==> flow/design.v (excerpt) <==
module logarithm #(
	parameter n = 16,
	parameter m = 24,
	parameter k = 5 ,
	parameter p = 24
) (
	input        clk  ,  
	input        reset,  
	input        start,
	input  [0:n] x    ,
	output [1:p] y    ,
	output reg   done
);
For scale: roughly 2200 cells after synthesis, roughly 62 flip-flops, roughly 45 I/O pins, about 20000 sq um of cells after synthesis.
export LEC_CHECK = 0
export ABC_AREA = 0
export CAP_MARGIN = 25
export CORE_ASPECT_RATIO = 0.55
export CORE_MARGIN = 2
export CORE_UTILIZATION = 37
export CTS_CLUSTER_DIAMETER = 370
export CTS_CLUSTER_SIZE = 78
export MAX_ROUTING_LAYER = met5
export PLACE_DENSITY_LB_ADDON = 0.17
export SETUP_SLACK_MARGIN = 1.27
export SLEW_MARGIN = 5
create_clock -name core_clock -period 5.54 [get_ports {clk}]
run.sh (not shown) runs the stock make flow with config.mk's settings and CLKGATE_MAP_FILE=.
The starting point completed and failed the layout checks on setup timing.
Change:
ABC_AREA = unset   (was 0)
CAP_MARGIN = 20   (was 25)
CORE_ASPECT_RATIO = unset   (was 0.55)
CORE_UTILIZATION = 40   (was 37)
CTS_CLUSTER_DIAMETER = unset   (was 370)
CTS_CLUSTER_SIZE = unset   (was 78)
MAX_ROUTING_LAYER = unset   (was met5)
PLACE_DENSITY_LB_ADDON = unset   (was 0.17)
SETUP_SLACK_MARGIN = unset   (was 1.27)
SLEW_MARGIN = 20   (was 5)
clock period = 8.17 ns   (was 5.54 ns; I/O delays follow)
- Now the flow completed without violations
- via count drops by 8.9%
- hold slack got worse by 0.022 ns
- wire length drops by 24%
- utilization drops by 4.5 points
- design area drops by 16%
- synthesized cell count is unchanged
- register-to-register slack improved by 1.8 ns
- final cell count drops by 12%
- worst setup slack improved by 1.8 ns
- non-clock buffer count drops by 363
Change:
CORE_UTILIZATION = 72   (was 40)
PLACE_DENSITY_LB_ADDON = 0.0   (was unset)
SETUP_SLACK_MARGIN = 1.63   (was unset)
clock period = 8.03 ns   (was 8.17 ns; I/O delays follow)
After rerunning: Routed wire length goes up by 7.6%; count of clock-buffer cells in the layout goes down by 3; setup slack gains 0.69 ns; cell count goes down by 6.9%; die area goes down by 44%.
Change:
ABC_AREA = 1   (was unset)
CTS_CLUSTER_DIAMETER = 44   (was unset)
CTS_CLUSTER_SIZE = 76   (was unset)
PLACE_DENSITY_LB_ADDON = unset   (was 0.0)
SETUP_SLACK_MARGIN = unset   (was 1.63)
clock period = 8.37 ns   (was 8.03 ns; I/O delays follow)
Result: Wire length climbs slightly; utilization fell by 7.2 points; die area grows by a little under a tenth; fmax goes down by a few percent; cell area falls slightly; worst setup slack improved by 0.051 ns; via count climbs by roughly a tenth.
Change:
ABC_AREA = unset   (was 1)
CORE_ASPECT_RATIO = 0.53   (was unset)
CORE_UTILIZATION = 66   (was 72)
CTS_CLUSTER_SIZE = 31   (was 76)
SETUP_SLACK_MARGIN = 0.98   (was unset)
Fmax rises slightly.
Clock skew is lower by 0.0082 ns.
Design area falls by a few percent.
Wire length came out higher by a few percent.
Worst hold slack improves by 0.026 ns.
Register-to-register slack improved by 0.09 ns.
Count of clock-buffer cells in the layout goes up by 1.
Area after synthesis fell by a little under a tenth.
Sequential cell count is unchanged.
Synthesized cell count drops by about a fifth.


run 1:
Starting RTL as in the previous note.
clock: 9.0 ns
lec_check: 0
abc_area: 0
cap_margin: 20
cell_pad_in_sites_global_placement: 2
core_aspect_ratio: 0.5
core_margin: 2
core_utilization: 59
cts_cluster_diameter: 342
cts_cluster_size: 99
place_density_lb_addon: 0.3
setup_slack_margin: 2.69
slew_margin: 20
tns_end_percent: 10
Status: run 1 FAILED at global placement without I/O (3_1_place_gp_skip_io) (tool error)
Changes in run 2 relative to run 1:
==> flow/config.mk <==
export PLATFORM = sky130hd
export DESIGN_NAME = logarithm
export DESIGN_NICKNAME = logarithm
export VERILOG_FILES = /design/flow/design.v
export SDC_FILE = /design/flow/constraint.sdc
export NUM_CORES = 4
export LEC_CHECK = 0
export CAP_MARGIN = 20
export CORE_MARGIN = 2
export CORE_UTILIZATION = 40
export CTS_CLUSTER_DIAMETER = 395
export CTS_CLUSTER_SIZE = 100
export SLEW_MARGIN = 20
export TNS_END_PERCENT = 25
==> results <==
Run 2 finished end to end and its layout was clean on timing, DRC and antenna.
Compared with run 1, number of rows created at floorplan in run 2 increased by more than half.
Reported for run 1 and run 2, area share of fa/ha/maj cells after synthesis turned out identical to the last digit.
As far as average size of a mapped cell goes, run 1 and run 2 are indistinguishable; the numbers are identical.
Reported for run 1 and run 2, yosys stat chip area turned out identical to the last digit.
From run 1 to run 2 the numbers moved as follows: die span in y went up; core area went up; horizontal die dimension went down; count of distinct cell types in the synthesized netlist did not really move.
| floorplan die area | higher: run 2 |
> inputs changed (run 2 -> run 3)
-- flow/config.mk --
<<< run 2, line 9
export CORE_MARGIN = 2
export CORE_UTILIZATION = 40
export CTS_CLUSTER_DIAMETER = 395
>>> run 3, line 9
export CORE_ASPECT_RATIO = 0.5
export CORE_MARGIN = 10
export CORE_UTILIZATION = 69
export CTS_CLUSTER_DIAMETER = 160
Results
Run 3 ran to completion and came out clean on the timing, DRC and antenna checks. Taking run 2 as the reference point, the final hold slack of run 3 rises by 0.011 ns. Lower fraction of area in multi-input gates goes to run 2 over run 3. Against run 2, run 3 comes in 68 higher on total vias in the final route. Of run 3 and run 2, it is run 3 that has the lower number of cells on the critical path. In run 3, met3 wirelength from detailed routing is lower than in run 2. Compared run 3 vs run 2, and shortest period the worst path allows is down in run 3.
For run 4, these inputs were changed with respect to run 3:
-- flow/config.mk --
<<< run 3, line 8
>>> run 4, line 8
export ABC_AREA = 1
<<< run 3, line 9
export CORE_ASPECT_RATIO = 0.5
export CORE_MARGIN = 10
>>> run 4, line 10
export CORE_MARGIN = 2
<<< run 3, line 14
>>> run 4, line 14
export SETUP_SLACK_MARGIN = 2.22
<<< run 3, line 15
export TNS_END_PERCENT = 25
>>> run 4, line 16
Notes after the runs:
On number of instances in the placed design, the higher figure sits with run 4, not run 3. Run 4 against run 3: global-route usage grew by 9.2 points, critical path depth climbed 4.2%, fraction of the cycle the final worst path needs went down by 16 points. Looking at first element of the critical path, the z[16] result is from run 4; the z[8] one comes from run 3.
